==> indigo: inputs <==
## top
module top(
    input clk, rst,
    input [3:0] key_in,
    output [6:0] seg,
    output [7:0] sel,
    output reg [2:0] led, sel_led,
    output buz
);
make LEC_CHECK=0 CAP_MARGIN=0 CELL_PAD_IN_SITES_GLOBAL_PLACEMENT=0 CORE_MARGIN=5 CORE_UTILIZATION=61 CTS_CLUSTER_SIZE=17 HOLD_SLACK_MARGIN=0.14 MAX_ROUTING_LAYER=met5 MIN_ROUTING_LAYER=met1 SETUP_SLACK_MARGIN=1.66 SLEW_MARGIN=20 finish   # period 9.7 ns
run.sh (not shown) runs the stock make flow with config.mk's settings and CLKGATE_MAP_FILE=.
==> inputs of amber, as changes to indigo <==
Settings changed: CELL_PAD_IN_SITES_GLOBAL_PLACEMENT 0 to 1, CORE_MARGIN 5 to 2, CORE_UTILIZATION 61 to 65, HOLD_SLACK_MARGIN 0.14 to not set, SETUP_SLACK_MARGIN 1.66 to not set.
==> flow/constraint.sdc (replaced) <==
create_clock -name core_clock -period 5.68 [get_ports {clk}]
set_input_delay 1.1360 -clock core_clock [delete_from_list [all_inputs] [get_ports {clk}]]
set_output_delay 1.1360 -clock core_clock [all_outputs]
set_load 0.01 [all_outputs]
==> summary of the runs <==
- Power: amber is larger than indigo (63%).
- Against amber, the via count of indigo is smaller by 4.9%.
- In area after synthesis, indigo and amber do not differ.
- Of amber and indigo, amber has the higher clock skew (gap 0.0043 ns).
- Combinational power: indigo is smaller than amber (about 43%).
- Of amber and indigo, indigo has the higher die area (gap about 14%, measured against indigo).
- In indigo the wire length is smaller than in amber, by 4.0%.
- Of amber and indigo, amber has the higher cell area (gap 3.5%, measured against indigo).
- Between amber and indigo, the lower sequential share of layout area is in amber (gap 1.2 points).
==> figures <==
item                                                                              amber                            indigo
Status                                                 no timing/DRC/antenna violations  no timing/DRC/antenna violations
Static Leakage                                                               0.00491 uW                        0.00466 uW
Postcts setup bufs                                                                    3                                 0
Post-layout nets                                                                   1242                              1192
Layout Skew                                                                   0.0121 ns                        0.00779 ns
Post-CTS resize count                                                                23                                 0
Total track usage                                                                 29.5%                             24.5%
Repair and plain buffers                                                             81                                31
Critical register-to-register path startpoint          u_stopwatch.data[15]$_DFFE_PN0P_  u_stopwatch.data[14]$_DFFE_PN0P_
Worst path setup slack after routing                                           0.125 ns                           2.20 ns
Wire length on met3                                                             1400 um                           1070 um
Clock buffer instance count of the final layout                                      19                                18
Most prevalent standard cell on the critical path                sky130_fd_sc_hd__buf_4             sky130_fd_sc_hd__ha_1
Post-detailed-routing wire length                                              22900 um                          22000 um
Cell Rows                                                                            44                                46
Place WS                                                                     0.00718 ns                           2.53 ns
Worst slew margin                                                                 51.2%                             36.4%
Tally of non-filler cells in the final layout                                      1389                              1371
Logic depth of the worst setup path including buffers                                21                                17
Layout non-clock buf frac                                                         5.87%                             2.79%

---

==> inputs of run R <==
Starting RTL as in the previous note.
Settings: LEC_CHECK=0, CAP_MARGIN=0, CELL_PAD_IN_SITES_GLOBAL_PLACEMENT=0, CORE_MARGIN=5, CORE_UTILIZATION=70, CTS_CLUSTER_SIZE=39, HOLD_SLACK_MARGIN=0.14, MAX_ROUTING_LAYER=met5, MIN_ROUTING_LAYER=met1, SETUP_SLACK_MARGIN=2.55, SLEW_MARGIN=20; clock period 9.7 ns.
==> run H: changes against run R <==
==> flow/config.mk (replaced) <==
export PLATFORM = sky130hd
export DESIGN_NAME = top
export DESIGN_NICKNAME = top
export VERILOG_FILES = /design/flow/design.v
export SDC_FILE = /design/flow/constraint.sdc
export NUM_CORES = 4
export LEC_CHECK = 0
export CAP_MARGIN = 20
export CORE_MARGIN = 2
export CORE_UTILIZATION = 40
export SLEW_MARGIN = 20
==> flow/constraint.sdc (replaced) <==
create_clock -name core_clock -period 7.99 [get_ports {clk}]
set_input_delay 1.5980 -clock core_clock [delete_from_list [all_inputs] [get_ports {clk}]]
set_output_delay 1.5980 -clock core_clock [all_outputs]
set_load 0.01 [all_outputs]
==> flow_results.xml <==
<?xml version="1.0" encoding="UTF-8"?>
<metrics>
  <group name="detailed_routing">
    <metric name="detailedRoute.firstIterationViolations" unit="">720</metric>
    <metric name="post_drt_wl_per_cell" unit="um">15.07</metric>
  </group>
  <group name="cells_and_area">
    <metric name="syn_to_final_growth" unit="%">10.74</metric>
    <metric name="seq-cell-share" unit="%">36.97</metric>
  </group>
  <group name="placed_design">
    <metric name="placed_area" unit="mm^2">0.01032</metric>
  </group>
  <group name="floorplan">
    <metric name="die_y" unit="um">160.7</metric>
  </group>
  <group name="run_status">
    <metric name="status" unit="">complete, no violations</metric>
  </group>
</metrics>
the above is filed under run H

==> flow_results.xml <==
<?xml version="1.0" encoding="UTF-8"?>
<metrics>
  <group name="cells_and_area">
    <metric name="seq-cell-share" unit="%">37.02</metric>
  </group>
  <group name="detailed_routing">
    <metric name="detailedRoute.firstIterationViolations" unit="">975</metric>
    <metric name="routed-wl-met3" unit="mm">1.436</metric>
    <metric name="post_drt_wl_per_cell" unit="um">16.51</metric>
  </group>
  <group name="synthesis">
    <metric name="mappedNetlistArea" unit="mm^2">0.009821</metric>
  </group>
  <group name="placed_design">
    <metric name="placed_area" unit="mm^2">0.01013</metric>
    <metric name="placed_cells_incl_taps" unit="">1303</metric>
  </group>
  <group name="global_route">
    <metric name="global_route.peak_usage_layer" unit="">met2</metric>
  </group>
  <group name="floorplan">
    <metric name="die_y" unit="um">128.4</metric>
  </group>
  <group name="critical_path">
    <metric name="timing.rr.end" unit="">u_stopwatch.data[20]</metric>
  </group>
  <group name="run_status">
    <metric name="status" unit="">complete, no violations</metric>
  </group>
</metrics>
the above is filed under run R


---

==> 07-11: inputs <==
top again, from the RTL that the note above started with.
// top
module top(
    input clk, rst,
    input [3:0] key_in,
    output [6:0] seg,
    output [7:0] sel,
    output reg [2:0] led, sel_led,
    output buz
);
make LEC_CHECK=0 ABC_AREA=1 CAP_MARGIN=20 CORE_ASPECT_RATIO=1.01 CORE_MARGIN=4 CORE_UTILIZATION=56 CTS_CLUSTER_DIAMETER=264 CTS_CLUSTER_SIZE=49 GPL_TIMING_DRIVEN=0 MIN_ROUTING_LAYER=met2 SLEW_MARGIN=20 finish   # period 10.4 ns
==> inputs of 09-15, as changes to 07-11 <==
Settings changed: ABC_AREA 1 to not set, CORE_ASPECT_RATIO 1.01 to not set, CORE_MARGIN 4 to 2, CORE_UTILIZATION 56 to 72, CTS_CLUSTER_DIAMETER 264 to not set, CTS_CLUSTER_SIZE 49 to 24, GPL_TIMING_DRIVEN 0 to not set, MIN_ROUTING_LAYER met2 to not set.
==> flow/constraint.sdc (replaced) <==
create_clock -name core_clock -period 4.81 [get_ports {clk}]
set_input_delay 0.9620 -clock core_clock [delete_from_list [all_inputs] [get_ports {clk}]]
set_output_delay 0.9620 -clock core_clock [all_outputs]
set_load 0.01 [all_outputs]
==> inputs of 11-28, as changes to 07-11 <==
Settings changed: ABC_AREA 1 to not set, CORE_ASPECT_RATIO 1.01 to not set, CORE_MARGIN 4 to 2, CORE_UTILIZATION 56 to 66, CTS_CLUSTER_DIAMETER 264 to not set, CTS_CLUSTER_SIZE 49 to not set, GPL_TIMING_DRIVEN 0 to not set, MIN_ROUTING_LAYER met2 to not set.
==> flow/constraint.sdc (replaced) <==
create_clock -name core_clock -period 4.52 [get_ports {clk}]
set_input_delay 0.9040 -clock core_clock [delete_from_list [all_inputs] [get_ports {clk}]]
set_output_delay 0.9040 -clock core_clock [all_outputs]
set_load 0.01 [all_outputs]
==> results.cfg <==
; physical design summary
[timing]
setup_viol = 7
fin_ws_ps = -926.3

[floorplan]
die_h_um = 120.8

[run_status]
so_faults = negative setup slack
status = finished with violations

[clock_network]
cts-resized-gates = 78
[end of results for 09-15]
==> results.cfg <==
; physical design summary
[timing]
rsz0062_at_grt = yes
setup_viol = 7
fin_ws_ps = -905.4

[run_status]
so_faults = negative setup slack
status = finished with violations

[clock_network]
cts_sinks = 160
cts-resized-gates = 57

[floorplan]
die_h_um = 126.0
[end of results for 11-28]
==> results.cfg <==
; physical design summary
[clock_network]
cts-resized-gates = 0

[run_status]
status = complete, no violations

[global_route]
grt_usage_pct = 35.62

[synthesis]
ys_top_cells_by_count = nand2_1, inv_1, dfrtp_1, nor2_1, o21ai_0

[timing]
setup_viol = 0

[floorplan]
die_h_um = 139.9
[end of results for 07-11]
Power and IR drop assume default switching activity.
